job 9469:
==> flow/design.v <==
module AudioADC
(
input rst,  
input AUD_BCLK,  
input AUD_ADCLRCK,  
input AUD_ADCDAT,  
output reg done,
output reg [31:0]digital_signal_out
);
parameter START = 3'd0, RECIEVE = 3'd1, DONE = 3'd2, ERROR = 3'd3;
reg [2:0]S, NS;
reg [4:0]bits_left;
reg [31:0]temp_data;
always @(posedge AUD_BCLK or negedge rst)
begin
	if(rst == 1'b0)
		S <= START;
	else
		S <= NS;
end
always @ (posedge AUD_BCLK or negedge rst)
begin
	if(rst == 0)
	begin
		done <= 1'b0;
		bits_left <= 5'd31;
		digital_signal_out <= 31'd0;
	end
	else		
		case(S)
			START: 
			begin
				done <= 1'b0;
				bits_left <= 5'd31;
			end
			RECIEVE:
			begin
				bits_left <= bits_left - 5'd1;
				temp_data[bits_left] <= AUD_ADCDAT;
			end	
			DONE:
			begin
				done <= 1'b1;
				bits_left <= 5'd31;			
				digital_signal_out <= temp_data;
			end	
		endcase
end
always @ (*)
begin
	case (S)
		START:
		begin
			if(AUD_ADCLRCK == 1'd1)
				NS = RECIEVE;
			else
				NS = START;
		end
		RECIEVE:
		begin
			if(bits_left == 5'd0)
				NS = DONE;
			else
				NS = RECIEVE;
		end
		DONE: NS = START;
		ERROR: NS = ERROR;
		default: NS = ERROR;
	endcase
end
endmodule
module AudioDAC
(
input rst,
input AUD_BCLK,  
input AUD_DACLRCK,  
input [31:0]digital_signal_in,
output reg done,
output reg AUD_DACDAT  
);
parameter START = 3'd0, SEND = 3'd1, DONE = 3'd2, ERROR = 3'd3;
reg [2:0]S, NS;
reg [4:0]bits_left;
reg [31:0]temp_data;
always @(posedge AUD_BCLK or negedge rst)
begin
	if(rst == 1'b0)
		S <= START;
	else
		S <= NS;
end
always @ (posedge AUD_BCLK or negedge rst)
begin
	if(rst == 0)
		begin
			done <= 1'b0;
			bits_left <= 5'd31;
			temp_data <= 32'd0;
		end
	else
		case(S)
			START:
			begin
				done <= 1'b0;
				bits_left <= 5'd31;
				temp_data <= digital_signal_in;
			end
			SEND: bits_left <= bits_left - 5'd1;
			DONE:
			begin
				done <= 1'b1;				
				bits_left <= 5'd31;
			end
		endcase
end
always @ (*)
begin
	AUD_DACDAT = temp_data[bits_left];
	case (S)
		START:
		begin
			if(AUD_DACLRCK == 1)
				NS = SEND;
			else
				NS = START;	
		end
		SEND:
		begin
			if(bits_left == 5'd0)
				NS = DONE;
			else
				NS = SEND;
		end
		DONE: NS = START;
		ERROR: NS = ERROR;
		default: NS = ERROR;
	endcase
end
endmodule
module LowPassFilter
(
input rst,
input AUDIO_CLK, 
input AUD_DACLRCK, 
input [31:0]currentADCData,
output reg [31:0]lowPassFilterOutput
);
reg [31:0]lastAudioIn;
reg [31:0]lastOutput;
wire signed [31:0]leftAudio = {{16{currentADCData[31]}}, currentADCData[31:16]};
wire signed [31:0]leftLastOutput = {{16{lastOutput[31]}}, lastOutput[31:16]};
reg signed [31:0]leftResult;
wire signed [31:0]rightAudio = { {16{currentADCData[15]}}, currentADCData[15:0]};
wire signed [31:0]rightLastOutput = {{16{lastOutput[15]}}, lastOutput[15:0]};
reg signed [31:0]rightResult;
always @ (*)
begin
	leftResult = (($signed(32'd16) * $signed(leftAudio)) / $signed(32'd141)) + (($signed(32'd125) * $signed(leftLastOutput)) / $signed(32'd141));
	rightResult = (($signed(32'd16) * $signed(rightAudio)) / $signed(32'd141)) + (($signed(32'd125) * $signed(rightLastOutput)) / $signed(32'd141));
	lowPassFilterOutput[31:16] = leftResult[15:0];
	lowPassFilterOutput[15:0] =  rightResult[15:0];
end
always @ (posedge AUDIO_CLK or negedge rst)
begin	
	if(rst == 0)
		lastOutput <= 32'd0;
	else 
		if(AUD_DACLRCK == 1'b1)
			lastOutput <= lowPassFilterOutput;
end
endmodule
module HighPassFilter
(
input rst,
input AUDIO_CLK, 
input AUD_DACLRCK,  
input [31:0]currentADCData,
output reg [31:0]highPassFilterOutput
);
reg [31:0]lastAudioIn;
reg [31:0]lastOutput;
wire signed [31:0]leftAudio = {{16{currentADCData[31]}}, currentADCData[31:16]};
wire signed [31:0]leftLastOutput = {{16{lastOutput[31]}}, lastOutput[31:16]};
wire signed [31:0]leftLastInput = { {16{lastAudioIn[31]}}, lastAudioIn[31:16]};
reg signed [31:0]leftResult;
wire signed [31:0]rightAudio = {{16{currentADCData[15]}}, currentADCData[15:0]};
wire signed [31:0]rightLastOutput = {{16{lastOutput[15]}}, lastOutput[15:0]};
wire signed [31:0]rightLastInput = {{16{lastAudioIn[15]}}, lastAudioIn[15:0]};
reg signed [31:0]rightResult;
always @ (*)
begin
	leftResult = (($signed(32'd16) * ($signed(leftLastOutput) + $signed(leftAudio) - $signed(leftLastInput))) / $signed(32'd141));
	rightResult = (($signed(32'd16) * ($signed(rightLastOutput) + $signed(rightAudio) - $signed(rightLastInput))) / $signed(32'd141));
	highPassFilterOutput[31:16] = leftResult[15:0];
	highPassFilterOutput[15:0] =  rightResult[15:0];
end
always @ (posedge AUDIO_CLK or negedge rst)
begin	
	if(rst == 0)
	begin
		lastOutput <= 32'd0;
		lastAudioIn <= 32'd0;
	end
	else 
		if(AUD_DACLRCK == 1'b1)
		begin
			lastOutput <= highPassFilterOutput;
			lastAudioIn <= currentADCData;
		end
end
endmodule
module EchoFilter
(
input rst,
input AUDIO_CLK, 
input AUD_DACLRCK, 
input [31:0]currentADCData,
output reg [31:0]echoFilterOutput
);
reg [31:0]lastAudioIn;
wire signed [31:0]leftAudio = {{16{currentADCData[31]}}, currentADCData[31:16]};
wire signed [31:0]leftLastInput = {{16{lastAudioIn[31]}}, lastAudioIn[31:16]};
reg signed [31:0]leftResult;
wire signed [31:0]rightAudio = {{16{currentADCData[15]}}, currentADCData[15:0]};
wire signed [31:0]rightLastInput = {{16{lastAudioIn[15]}}, lastAudioIn[15:0]};
reg signed [31:0]rightResult;
always @ (*)
begin
	leftResult = (($signed(32'd3) * $signed(leftLastInput)) / $signed(32'd4)) + $signed(leftAudio) ;
	rightResult = (($signed(32'd3) * $signed(rightLastInput)) / $signed(32'd4)) + $signed(rightAudio);
	echoFilterOutput[31:16] = leftResult[15:0];
	echoFilterOutput[15:0] =  rightResult[15:0];
end
always @ (posedge AUDIO_CLK or negedge rst)
begin	
	if(rst == 0)
		lastAudioIn <= 32'd0;
	else 
		if(AUD_DACLRCK == 1'b1)
			lastAudioIn <= currentADCData;
end
endmodule
module audio_core
(
	input AUD_BCLK,
	input rst,
	input [2:0]SW,
	input AUD_ADCLRCK,
	input AUD_ADCDAT,
	input AUD_DACLRCK,
	output AUD_DACDAT
);
wire DACDone;
wire ADCDone;
wire [31:0]currentADCData;
reg [31:0]currentDACData;
AudioDAC myDAC(
	rst,  
	AUD_BCLK,  
	AUD_DACLRCK,  
	currentDACData,  
	DACDone,  
	AUD_DACDAT  
);
AudioADC myADC(
	rst,  
	AUD_BCLK,  
	AUD_ADCLRCK,  
	AUD_ADCDAT,  
	ADCDone,  
	currentADCData  
);
wire [31:0]lowPassFilterOutput;
LowPassFilter lowpass(rst, AUD_BCLK, AUD_DACLRCK, currentADCData, lowPassFilterOutput);
wire [31:0]highPassFilterOutput;
HighPassFilter highpass(rst, AUD_BCLK, AUD_DACLRCK, currentADCData, highPassFilterOutput);
wire [31:0]echoFilterOutput;
EchoFilter echo(rst, AUD_BCLK, AUD_DACLRCK, currentADCData, echoFilterOutput);
always @(*)
begin
	case({SW[2], SW[1], SW[0]})
		3'b001: currentDACData = lowPassFilterOutput; 
		3'b010: currentDACData = highPassFilterOutput; 
		3'b100: currentDACData = echoFilterOutput; 
		default: currentDACData = currentADCData;
	endcase
end
endmodule
make LEC_CHECK=0 ABC_AREA=1 CAP_MARGIN=20 CORE_MARGIN=2 CORE_UTILIZATION=69 SLEW_MARGIN=20 finish   # period 28.1 ns
run.sh (not shown) runs the stock make flow with config.mk's settings and CLKGATE_MAP_FILE=.
--- input diff job 9469..job 8076 ---
Settings: putting SETUP_SLACK_MARGIN at -2.0 where nothing was set; swapping 69 for 40 in CORE_UTILIZATION; clearing ABC_AREA, which used to be 1; putting GPL_ROUTABILITY_DRIVEN at 0 where nothing was set; swapping 28.1 for 40.0 in the clock period (ns, I/O delays scaled along).
Job 8076 reports its slowest stage cell on the critical path as sky130_fd_sc_hd__a221oi_1 while job 9469 reports sky130_fd_sc_hd__dfrtp_1.
Between job 8076 and job 9469, it is job 8076 whose number of vias after detailed routing is higher, by about 12%.
On job 8076: area fraction in mux cells is 5.3 points higher than what job 9469 gave.
Per the comparison of job 8076 with job 9469, number of buffers other than clock buffers in the final layout saw an increase; logic share of the area saw an increase.
For job 8424, these inputs were changed with respect to job 8076:
Settings: an added ABC_AREA of 1; an added PLACE_DENSITY of 0.41; a change of CORE_UTILIZATION from 40 to 72; a deleted GPL_ROUTABILITY_DRIVEN that had been 0; a deleted SETUP_SLACK_MARGIN that had been -2.0; a change of the clock period (ns, I/O delays scaled along) from 40.0 to 15.4.
Notes after the runs:
- Compared to job 8076, job 8424 has area enclosed by the die boundary about 50% lower.
- Per the comparison of job 8424 with job 8076, sequential area share after synthesis climbed 0.99 points; HPWL reported at the end of detailed placement now sits lower.
- On number of instances in the synthesized netlist: job 8424 sits above job 8076.
- Job 8424 never completed; the flow aborted with a tool error in global routing.
- Diff job 8076 -> job 8424: area share of fa/ha/maj cells after synthesis saw an increase, post-synthesis area per instance has decreased, core area shrank by 50%.
